// IOTDF
module IOTDF( clk, rst, in_en, iot_in, fn_sel, busy, valid, iot_out);
input          clk;
input          rst;
input          in_en;
input  [7:0]   iot_in;
input  [2:0]   fn_sel;
output         busy;
output         valid;
output [127:0] iot_out;
localparam DES_ENCRYPT = 3'b001;
localparam DES_DECRYPT = 3'b010;
localparam CRC_GEN     = 3'b011;
localparam SORT        = 3'b100;
localparam IDLE    = 2'd0;
localparam LOAD    = 2'd1;
(* fsm_encoding = "auto" *) reg [1:0]   current_state, next_state;
reg [3:0]   load_cnt, load_cnt_next;
reg         load_sel, load_sel_next;
reg [127:0] data_buf0, data_buf0_next;
reg [127:0] data_buf1, data_buf1_next;
reg [1:0]   buffer_full, buffer_full_next;
reg         compute_sel, compute_sel_next;
reg         compute_active, compute_active_next;
reg         busy_reg, busy_reg_next;
reg [127:0] result_reg, result_reg_next;
reg         valid_reg, valid_reg_next;
  ...
Settings: LEC_CHECK=0, CAP_MARGIN=20, CORE_MARGIN=2, CORE_UTILIZATION=70, CTS_CLUSTER_DIAMETER=349, CTS_CLUSTER_SIZE=25, HOLD_SLACK_MARGIN=-0.09, MAX_ROUTING_LAYER=met4, PLACE_DENSITY=0.64, SETUP_SLACK_MARGIN=-0.24, SLEW_MARGIN=20; clock period 2.37 ns.
run.sh (not shown) runs the stock make flow with config.mk's settings and CLKGATE_MAP_FILE=.
The starting point finished with setup timing left.
Then changed:
==> flow/config.mk (replaced) <==
export PLATFORM = sky130hd
export DESIGN_NAME = IOTDF
export DESIGN_NICKNAME = IOTDF
export VERILOG_FILES = /design/flow/design.v
export SDC_FILE = /design/flow/constraint.sdc
export NUM_CORES = 4
export LEC_CHECK = 0
export CAP_MARGIN = 20
export CORE_MARGIN = 2
export CORE_UTILIZATION = 64
export SLEW_MARGIN = 20
==> flow/constraint.sdc (replaced) <==
create_clock -name core_clock -period 3.74 [get_ports {clk}]
set_input_delay 0.7480 -clock core_clock [delete_from_list [all_inputs] [get_ports {clk}]]
set_output_delay 0.7480 -clock core_clock [all_outputs]
set_load 0.01 [all_outputs]
Effect: The new run produced a clean layout. Sequential power falls by 40%. Count of clock-buffer cells in the layout rises by 76. Final area falls by 7.0%. First-iteration DRC count falls by 35%. Register-to-register slack is better by 910 ps.
Then changed:
--- a/flow/config.mk
+++ b/flow/config.mk
@@ -8,4 +8,6 @@
 export CAP_MARGIN = 20
 export CORE_MARGIN = 2
-export CORE_UTILIZATION = 64
+export CORE_UTILIZATION = 68
+export CTS_CLUSTER_SIZE = 37
+export MAX_ROUTING_LAYER = met4
 export SLEW_MARGIN = 20
==> flow/constraint.sdc (replaced) <==
create_clock -name core_clock -period 2.38 [get_ports {clk}]
set_input_delay 0.4760 -clock core_clock [delete_from_list [all_inputs] [get_ports {clk}]]
set_output_delay 0.4760 -clock core_clock [all_outputs]
set_load 0.01 [all_outputs]
After rerunning: With this change the flow died in global routing (5_1_grt) (ODB-0269). Synthesized area stays the same. Die size shrinks by 5.8%. Synthesized cell count stays the same.

* * *

Starting RTL as in the previous note.
// IOTDF
module IOTDF( clk, rst, in_en, iot_in, fn_sel, busy, valid, iot_out);
input          clk;
input          rst;
input          in_en;
input  [7:0]   iot_in;
input  [2:0]   fn_sel;
output         busy;
output         valid;
output [127:0] iot_out;
localparam DES_ENCRYPT = 3'b001;
localparam DES_DECRYPT = 3'b010;
localparam CRC_GEN     = 3'b011;
localparam SORT        = 3'b100;
localparam IDLE    = 2'd0;
localparam LOAD    = 2'd1;
(* fsm_encoding = "auto" *) reg [1:0]   current_state, next_state;
reg [3:0]   load_cnt, load_cnt_next;
reg         load_sel, load_sel_next;
reg [127:0] data_buf0, data_buf0_next;
reg [127:0] data_buf1, data_buf1_next;
reg [1:0]   buffer_full, buffer_full_next;
reg         compute_sel, compute_sel_next;
reg         compute_active, compute_active_next;
reg         busy_reg, busy_reg_next;
reg [127:0] result_reg, result_reg_next;
reg         valid_reg, valid_reg_next;
reg         des_start_reg, des_start_reg_next;
reg         crc_sort_start_reg, crc_sort_start_reg_next;
reg         des_en_reg, des_en_reg_next;
reg         crc_sort_en_reg, crc_sort_en_reg_next;
(* synopsys_clock_gating = "true" *) wire enable;
function automatic [127:0] write_byte;
    input [127:0] word_in;
    input [3:0]  byte_idx;
    input [7:0]  byte_value;
    begin
        write_byte = word_in;
        case (byte_idx)
            4'd0:  write_byte[7:0]       = byte_value;
            4'd1:  write_byte[15:8]      = byte_value;
            4'd2:  write_byte[23:16]     = byte_value;
            4'd3:  write_byte[31:24]     = byte_value;
            4'd4:  write_byte[39:32]     = byte_value;
            4'd5:  write_byte[47:40]     = byte_value;
            4'd6:  write_byte[55:48]     = byte_value;
            4'd7:  write_byte[63:56]     = byte_value;
            4'd8:  write_byte[71:64]     = byte_value;
            4'd9:  write_byte[79:72]     = byte_value;
            4'd10: write_byte[87:80]     = byte_value;
            4'd11: write_byte[95:88]     = byte_value;
            4'd12: write_byte[103:96]    = byte_value;
            4'd13: write_byte[111:104]   = byte_value;
            4'd14: write_byte[119:112]   = byte_value;
            4'd15: write_byte[127:120]   = byte_value;
            default: write_byte = word_in;
        endcase
    end
endfunction
wire [127:0] compute_data;
wire [63:0]  des_data_in;
  ...
Settings: LEC_CHECK=0, ABC_AREA=1, CAP_MARGIN=20, CORE_MARGIN=2, CORE_UTILIZATION=58, CTS_CLUSTER_DIAMETER=359, GPL_ROUTABILITY_DRIVEN=1, MAX_ROUTING_LAYER=met5, MIN_ROUTING_LAYER=met1, SETUP_SLACK_MARGIN=0.08, SLEW_MARGIN=20, TNS_END_PERCENT=20; clock period 2.1 ns.
The first run ran to the end with violations: setup timing.
==> next run, changes <==
Settings changed: ABC_AREA 1 to not set, CTS_CLUSTER_DIAMETER 359 to not set, GPL_ROUTABILITY_DRIVEN 1 to not set, MAX_ROUTING_LAYER met5 to not set, MIN_ROUTING_LAYER met1 to not set, SETUP_SLACK_MARGIN 0.08 to not set, TNS_END_PERCENT 20 to not set.
Clock period 2.1 ns to 2.57 ns, I/O delays scaled along.
What happened:
- The changed run finished but fails on setup timing
- die area fell by 2.9%
- total power decreases by 44%
- register-to-register slack gets better by 250 ps
- core utilization falls by 4.7 points
- sequential power came out lower by 27%
- non-clock buffer count goes down by 144
==> next run, changes <==
Settings changed: CORE_UTILIZATION 58 to 70, CTS_CLUSTER_DIAMETER set to 349, CTS_CLUSTER_SIZE set to 25, HOLD_SLACK_MARGIN set to -0.05, MAX_ROUTING_LAYER set to met4, PLACE_DENSITY set to 0.64, SETUP_SLACK_MARGIN set to 0.73.
Result:
- This time the run ended with an error in 5_1_grt, error GRT-0232
- die area fell by 17%
- area after synthesis does not change
- synthesized cell count stays the same

* * *

Setup of JK:
IOTDF again, from the RTL that the note above started with.
clock: 2.41 ns
lec_check: 0
cap_margin: 20
cell_pad_in_sites_detail_placement: 0
core_margin: 2
core_utilization: 70
cts_cluster_diameter: 22
gpl_routability_driven: 0
max_routing_layer: met5
place_density: 0.67
slew_margin: 20
Run status, JK: aborted in 4_1_cts, error DPL-0033
--- input diff JK..MS ---
- CTS_CLUSTER_DIAMETER removed (was 22)
- CTS_CLUSTER_SIZE newly set to 33
- MAX_ROUTING_LAYER changed from met5 to met4
- GPL_ROUTABILITY_DRIVEN removed (was 0)
- CELL_PAD_IN_SITES_DETAIL_PLACEMENT removed (was 0)
- PLACE_DENSITY removed (was 0.67)
- the clock period (ns, I/O delays scaled along) changed from 2.41 to 2.74
==> comparison <==
Re summed standard-cell area reported by yosys: no difference whatsoever between MS and JK. Relative to JK, pre-CTS worst setup slack has increased by 230 ps in MS. The layout from MS, despite a flow that completed every stage, fails the layout checks, with the failing checks listed as setup timing. Compared with JK, in MS number of instances in the placed design went down 206, die outline width held steady, count of buffers from port buffering held.
Inputs modified between MS and AL:
- changing CORE_UTILIZATION from 70 to 40
- removing MAX_ROUTING_LAYER (formerly met4)
- removing CTS_CLUSTER_SIZE (formerly 33)
- changing the clock period (ns, I/O delays scaled along) from 2.74 to 3.74
Findings:
Post-route minimum period is higher on AL. AL vs. MS: proportion of final cell area spent on non-clock buffers went down by 4.3 points. The run with more routed wire is MS, not AL. The critical path capture point comes out crc_sort_inst.sort_inst.sort_array[12][0] in one run and des_inst.r_reg[9] in the other, namely in MS and AL respectively. Taking MS as the reference point, the register-to-register setup slack of AL rises by 600 ps. Relative to MS, overall global routing resource usage decreased by 23 points in AL. AL reached the final stage; the timing, DRC and antenna checks on its layout passed. | final weighted congestion of routability-driven global placement | lower: AL |. Height of the die (AL / MS): 1.3. Looking at least setup slack across all paths after layout, AL sits 600 ps above MS. Utilization down 38 points in AL wrt MS.
[inputs] TR vs AL
- changing CAP_MARGIN from 20 to 15
- changing CORE_UTILIZATION from 40 to 45
- changing the clock period (ns, I/O delays scaled along) from 3.74 to 5.0
Findings:
- Between TR and AL, maximum frequency is higher for AL, TR comes in under that.
- On die area: between TR and AL, it ends up lower for TR.
- AL and TR ended up with roughly the same worst hold slack.
- Compared TR against AL; switching power as a share of total power within noise.
- The area occupied by multi-input gates of TR and that of AL are within noise of each other.
- Compared with AL, final net count in TR decreased by a few percent.
- TR against AL; count of clock buffers in the final design is down by a few percent.
- Utilization AL -> TR: up
- Summary of TR over AL: global-route track usage on met3 roughly the same; critical path depth lower.

* * *

## build 57
Starting RTL as in the previous note.
clock: 3.71 ns
lec_check: 0
abc_area: 0
cap_margin: 35
core_margin: 4
core_utilization: 25
gpl_routability_driven: 0
max_routing_layer: met5
min_routing_layer: met1
place_density_lb_addon: 0.26
setup_slack_margin: 0.08
slew_margin: 20
tns_end_percent: 20
Build 57 finished all stages; the layout is clean.
Setup changes, build 57 to build 71
- ABC_AREA now 1, was 0
- CORE_UTILIZATION now 58, was 25
- CAP_MARGIN now 20, was 35
- PLACE_DENSITY_LB_ADDON no longer set, was 0.26
- the clock period (ns, I/O delays scaled along) now 2.57, was 3.71
==> results <==
Build 57 has a lower logic depth of the worst path, buffers included than build 71. Final core area utilization for build 71: 39 points up relative to build 57. Die outline area, build 57 and build 71, higher one = build 57. Diff build 57 and build 71: number of resized instances in the post-cts repair step higher in build 71. Build 71 — share of the clock period used by the worst path 7.8 points higher, build 57 as reference. Build 71: highest clock rate is about 33% higher than what build 57 reported. In the flow results for build 57 and build 71, the cell area after layout is larger on build 71.
Relative to build 71, the following input files were edited for build 69:
- GPL_ROUTABILITY_DRIVEN: 0 -> 1
- CORE_MARGIN: 4 -> 2
- CTS_CLUSTER_DIAMETER: unset -> 359
- CORE_UTILIZATION: 58 -> 68
- TNS_END_PERCENT: 20 -> 95
- the clock period (ns, I/O delays scaled along): 2.57 -> 2.62
==> results <==
Full die area: build 69 < build 71
Summary of build 69 over build 71: worst IR drop on VDD increased by 38% relative to the old numbers, share of total power in the clock network down 1.4 points, total power went down, post-layout period usage of the worst path up 3.3 points.
Setup slack in build 69 is smaller than in build 71.
Global-route wire length before repair on build 69 is ahead of build 71.
Class of the worst hold path = in -> async: build 71; class of the worst hold path = reg -> reg: build 69
[diff] leakage power total, build 69 relative to build 71: improvement
Here is what was changed in the inputs of build 63 compared with build 69.
- PLACE_DENSITY_LB_ADDON newly set to 0.21
- ABC_AREA changed from 1 to 0
- TNS_END_PERCENT changed from 95 to 20
- CTS_CLUSTER_DIAMETER removed (was 359)
- CORE_UTILIZATION changed from 68 to 67
- the clock period (ns, I/O delays scaled along) changed from 2.62 to 3.43
==> comparison <==
Area: build 63 vs build 69 -> build 63 smaller. [compare] base=build 69 new=build 63: area occupied by registers about even; met2 routed wirelength fell 10 mm; multi-input gate area in the final layout fell 1.7%; worst hold slack rose 5.6 ps; clock-cell share of area rose 0.56 points. Build 63: number of non-clock buffers in the layout 17% below build 69. Compared with build 69, build 63 shows power consumption that has gone down by more than a quarter.
Here is what was changed in the inputs of build 18 compared with build 63.
- swapping 0 for 1 in ABC_AREA
- swapping 67 for 25 in CORE_UTILIZATION
- swapping 1 for 0 in GPL_ROUTABILITY_DRIVEN
- swapping 2 for 4 in CORE_MARGIN
- swapping 3.43 for 3.71 in the clock period (ns, I/O delays scaled along)
==> results <==
In build 18, the relative contribution of sequential cells to total power came out 6.0 points below the value in build 63. The power consumption reported for build 18 is greater than that of build 63 by about 20%. Against build 63, build 18 comes in 12 points lower on final cycle utilization of the critical path. First-pass detailed-route iteration total: build 18 vs build 63 down 3.
#### Input delta (build 67 over build 18)
- CORE_MARGIN changed from 4 to 2
- CORE_UTILIZATION changed from 25 to 58
- the clock period (ns, I/O delays scaled along) changed from 3.71 to 3.43
## What came out
Number of logic stages on the critical path including buffering ended up 2 lower on build 67 than on build 18.
The fraction of power consumed by combinational cells number comes out higher for build 18 vs build 67.
Measured against build 67, the area of the core region of build 18 comes out at 2.3 times the reference value.
Per the comparison of build 67 with build 18, total global-route track usage increased by 22 points relative to the old numbers, share of the cycle needed by the critical path after routing increased by 10 points relative to the old numbers, count of buffer and inverter cells on the critical path decreased by 1 relative to the old numbers, transition time at the pin with the least slew margin increased by 30 ps relative to the old numbers.
Between build 18 and build 67, the share of final layout cell area taken by non-clock buffers figures differ only marginally.
Taking build 18 as 1.0, build 67 lands at 0.65 on count of standard-cell rows.
No activity file was given, so power comes from the tool's default toggle rates.
